==> flow/design.v (excerpt) <==
module gioco(
	i_ani_stb,														 
	i_clk,															 
	i_rst,															 
	i_animate,														 
	i_dx, 															 
	i_sx,																 
	i_start,															 
	o_x1_pal, o_x2_pal,											 
	o_y1_pal, o_y2_pal,
	o_x1_nav, o_x2_nav,											 
	o_y1_nav, o_y2_nav,
	bri1,bri2,bri3,bri4,bri5,bri6,bri7,bri8,bri9,bri10, 
	ok, ko,															 
	ff_life															 
);
Size: roughly 2,600 cells after synthesis, roughly 15,000 um2 of cells after synthesis.
export LEC_CHECK = 0
export ABC_AREA = 1
export CAP_MARGIN = 35
export CORE_MARGIN = 2
export CORE_UTILIZATION = 71
export CTS_CLUSTER_DIAMETER = 223
export CTS_CLUSTER_SIZE = 21
export MIN_ROUTING_LAYER = met1
export PLACE_DENSITY_LB_ADDON = 0.3
export SLEW_MARGIN = 20
create_clock -name core_clock -period 17.3 [get_ports {i_clk}]
run.sh (not shown) runs the stock make flow with config.mk's settings and CLKGATE_MAP_FILE=.
The first run aborted during global routing (5_1_grt).
Edit:
- CORE_UTILIZATION: 71 -> 50
- CTS_CLUSTER_DIAMETER: 223 -> 307
- PLACE_DENSITY_LB_ADDON: 0.3 -> 0.1
- SETUP_SLACK_MARGIN: default -> -1.5
- clock period: 17.3 -> 15.2 ns (I/O delays scaled with it)
After rerunning: Now the flow finished with negative setup slack left; area after synthesis is unchanged; synthesized cell count stays the same; die size rose by well over a third.
Edit:
- ABC_AREA: 1 -> default
- CORE_UTILIZATION: 50 -> 72
- CTS_CLUSTER_DIAMETER: 307 -> 214
- PLACE_DENSITY: default -> 0.65
- PLACE_DENSITY_LB_ADDON: 0.1 -> default
- SETUP_SLACK_MARGIN: -1.5 -> default
- clock period: 15.2 -> 17.3 ns (I/O delays scaled with it)
After rerunning: The changed run ended with an error in global routing (5_1_grt); die area goes down by 34%; synthesized area goes down by 5.7%; synthesized cell count goes down by 23%.
Edit:
- ABC_AREA: default -> 1
- CORE_UTILIZATION: 72 -> 28
- CTS_CLUSTER_DIAMETER: 214 -> 238
- PLACE_DENSITY: 0.65 -> default
- PLACE_DENSITY_LB_ADDON: default -> 0.1
- clock period: 17.3 -> 15.2 ns (I/O delays scaled with it)
=> The changed run finished but failed the layout checks on negative setup slack. Die area goes up to 2.7 times its value. Area after synthesis goes up by 6.1%. Synthesized cell count goes up by 31%.
Edit:
- ABC_AREA: 1 -> default
- CAP_MARGIN: 35 -> 20
- CELL_PAD_IN_SITES_DETAIL_PLACEMENT: default -> 2
- CORE_UTILIZATION: 28 -> 62
- CTS_CLUSTER_DIAMETER: 238 -> default
- HOLD_SLACK_MARGIN: default -> 0.26
- MAX_ROUTING_LAYER: default -> met4
- MIN_ROUTING_LAYER: met1 -> met2
- SETUP_SLACK_MARGIN: default -> 1.92
- SLEW_MARGIN: 20 -> 30
This time the run ended with an error in detailed placement (3_5_place_dp).
Synthesized area drops by 5.7%.
Synthesized cell count drops by 23%.
Die size drops by 57%.

before:
gioco again, from the RTL that the note above started with.
Design gioco, start of the top module:
module gioco(
	i_ani_stb,														 
	i_clk,															 
	i_rst,															 
	i_animate,														 
	i_dx, 															 
	i_sx,																 
	i_start,															 
	o_x1_pal, o_x2_pal,											 
	o_y1_pal, o_y2_pal,
	o_x1_nav, o_x2_nav,											 
	o_y1_nav, o_y2_nav,
	bri1,bri2,bri3,bri4,bri5,bri6,bri7,bri8,bri9,bri10, 
	ok, ko,															 
	ff_life															 
);
input i_ani_stb, i_clk, i_rst, i_animate, i_dx, i_sx, i_start;
output [9:0] o_x1_pal, o_x2_pal, o_y1_pal, o_y2_pal, o_x1_nav, o_x2_nav, o_y1_nav, o_y2_nav;
output reg bri1,bri2,bri3,bri4,bri5,bri6,bri7,bri8,bri9,bri10;
output reg ok,ko;												
output [1:0] ff_life;
wire ff_bri1, ff_bri2, ff_bri3, ff_bri4,ff_bri5, ff_bri6, ff_bri7, ff_bri8,ff_bri9, ff_bri10;
wire [9:0] ff_x_nav,ff_y_nav,ff_x_pal,ff_y_pal;	
wire ff_x_dirpal,ff_y_dirpal;							
wire [3:0] ff_brick;
wire [1:0] ff_red1,ff_red2,ff_red3,ff_red4;
wire [1:0] ff_blue5,ff_blue6,ff_blue7;
parameter H_SIZE_BRI = 10'd 32;					 
parameter L_SIZE_BRI = 10'd 10; 					 
parameter H_SIZE_NAV = 10'd 32; 					 
parameter L_SIZE_NAV = 10'd 3;  					 
parameter IX_NAV = 10'd 320;						 
parameter IY_NAV = 10'd 470;						 
parameter D_WIDTH = 10'd 640; 				 	 
parameter D_HEIGHT = 10'd 480;					 
parameter H_SIZE_PAL = 10'd 2;					 
parameter IX_PAL = 10'd 320;						 
parameter IY_PAL = 10'd 460;						 
parameter VITE = 2'd 3;								 
parameter BLOCCHI = 4'd 10;						 
parameter ROSSO = 2'd 3;							 
parameter BLU = 2'd 2;								 
parameter wait1=4'b 0000;							 
parameter s0=4'b 0001;
parameter val=4'b 0010;
parameter win=4'b 0100;
parameter go=4'b 1000;
reg [3:0] snext,sreg;								
reg[9:0] x_nav;										 
reg[9:0] y_nav;										 
reg[9:0] x_pal;										 
reg[9:0] y_pal;										 
reg x_dir_pal;											 
reg y_dir_pal;											 
reg [1:0] life;										
reg [3:0] brick;
reg [1:0] red1,red2,red3,red4;
reg [1:0] blue5,blue6,blue7;
  ...
Settings: LEC_CHECK=0, ABC_AREA=1, CAP_MARGIN=20, CELL_PAD_IN_SITES_DETAIL_PLACEMENT=1, CELL_PAD_IN_SITES_GLOBAL_PLACEMENT=0, CORE_MARGIN=9, CORE_UTILIZATION=68, CTS_CLUSTER_SIZE=70, GPL_ROUTABILITY_DRIVEN=1, GPL_TIMING_DRIVEN=0, MIN_ROUTING_LAYER=met2, SETUP_SLACK_MARGIN=-1.27, SLEW_MARGIN=25; clock period 24.0 ns.
before did not finish: a tool error stopped it during 3_5_place_dp.
The following lists how after was set up differently from before:
- a change of CORE_UTILIZATION from 68 to 40
- a deleted CELL_PAD_IN_SITES_DETAIL_PLACEMENT that had been 1
- a change of SLEW_MARGIN from 25 to 20
- a change of CORE_MARGIN from 9 to 2
- a deleted GPL_ROUTABILITY_DRIVEN that had been 1
- a change of CTS_CLUSTER_SIZE from 70 to 98
- a deleted MIN_ROUTING_LAYER that had been met2
- an added TNS_END_PERCENT of 15
- a deleted SETUP_SLACK_MARGIN that had been -1.27
- a deleted GPL_TIMING_DRIVEN that had been 0
- a deleted ABC_AREA that had been 1
- an added CTS_CLUSTER_DIAMETER of 386
- a deleted CELL_PAD_IN_SITES_GLOBAL_PLACEMENT that had been 0
--- outcome ---
- Every stage of the flow completed for after, and the final layout passed the timing, DRC and antenna checks.
- Re distinct cell type count of the synthesized netlist: before was lower than after.
- The run showing the greater multiplexer share of the synthesized area is after.
- after vs before: synthesized netlist net count down by more than 10%

== v34 ==
Starting RTL as in the previous note.
clock: 17.1 ns
lec_check: 0
cap_margin: 35
core_margin: 2
core_utilization: 72
cts_cluster_diameter: 48
cts_cluster_size: 21
min_routing_layer: met1
place_density: 0.65
slew_margin: 20
tns_end_percent: 5
v34 did not finish; the tool stopped in 5_1_grt with error ODB-0269.
Here is what was changed in the inputs of v33 compared with v34.
# v34
export LEC_CHECK = 0
export CAP_MARGIN = 35
export CORE_MARGIN = 2
export CORE_UTILIZATION = 72
export CTS_CLUSTER_DIAMETER = 48
export CTS_CLUSTER_SIZE = 21
export MIN_ROUTING_LAYER = met1
export PLACE_DENSITY = 0.65
export SLEW_MARGIN = 20
export TNS_END_PERCENT = 5
create_clock -name core_clock -period 17.1 [get_ports {i_clk}]
# v33
export LEC_CHECK = 0
export CAP_MARGIN = 20
export CORE_MARGIN = 2
export CORE_UTILIZATION = 58
export SLEW_MARGIN = 20
create_clock -name core_clock -period 14.8 [get_ports {i_clk}]
Results
- Looking at the logs for v33 and v34, the single run that did not finish was v34.
- No crash in v33: every stage finished, but the layout fails its final checks due to setup timing.
- Worst slack at placement on v33 is down relative to v34.
- Reported for v33 and v34, number of standard cells after synthesis turned out identical to the last digit.
- Core area, v33 and v34: larger value in v33
- Re count of standard-cell rows: v34 was lower than v33.
- Comparing v34 against v33, there is no change at all in synthesized area.
- Going from v34 to v33, die outline width saw an increase; die size saw an increase.
diff inputs: v33 => v14
# v33
export LEC_CHECK = 0
export CAP_MARGIN = 20
export CORE_MARGIN = 2
export CORE_UTILIZATION = 58
export SLEW_MARGIN = 20
create_clock -name core_clock -period 14.8 [get_ports {i_clk}]
# v14
export LEC_CHECK = 0
export CAP_MARGIN = 20
export CORE_MARGIN = 2
export CORE_UTILIZATION = 40
export SLEW_MARGIN = 20
create_clock -name core_clock -period 24.0 [get_ports {i_clk}]
Findings:
v14 ended with every stage complete and zero timing, DRC or antenna violations. In the flow results for v14 and v33, the global-route usage is smaller on v14. Where number of vias after detailed routing is concerned, v33 is outperformed by v14. Remaining max-slew budget at the tightest pin was lower in the run labelled v33. Per the comparison of v14 with v33, area taken by flip-flops and latches comparable, total inserted antenna cells now larger, routing usage on met3 now smaller. Post-layout total power on v14 is ahead of v33. v14 vs v33: count of inserted tapcells up in v14. Compared to v33, the routing of v14 uses less wire. Per the comparison of v14 with v33, combinational power now smaller; switching power lost 41%.
Input changes introduced in v43 (baseline for comparison: v14):
# v14
export LEC_CHECK = 0
export CAP_MARGIN = 20
export CORE_MARGIN = 2
export CORE_UTILIZATION = 40
export SLEW_MARGIN = 20
create_clock -name core_clock -period 24.0 [get_ports {i_clk}]
# v43
export LEC_CHECK = 0
export CAP_MARGIN = 20
export CORE_ASPECT_RATIO = 0.5
export CORE_MARGIN = 2
export CORE_UTILIZATION = 65
export SLEW_MARGIN = 20
create_clock -name core_clock -period 24.0 [get_ports {i_clk}]
--- outcome ---
Both conditions hold for v43: the flow ran to the end and the final layout passed the timing, DRC and antenna checks. [v43] number of inserted filler cells in the final layout fell about 55% relative to v14. Compared with v14, v43 shows a higher global-route met1 utilization. Multi-input gate share of the layout cell area ended up 1.5 points higher on v43 than on v14. Between v43 and v14, the power is higher for v14. v43 ends up with a global-route wire length before repair that is 5.2% lower than in v14. Measured against v14, the overall routed net length of v43 comes out at 0.935 times the reference value. The initial antenna violation count in v43 sits 1 above the value recorded for v14.
No activity file was given, so power comes from the tool's default toggle rates.
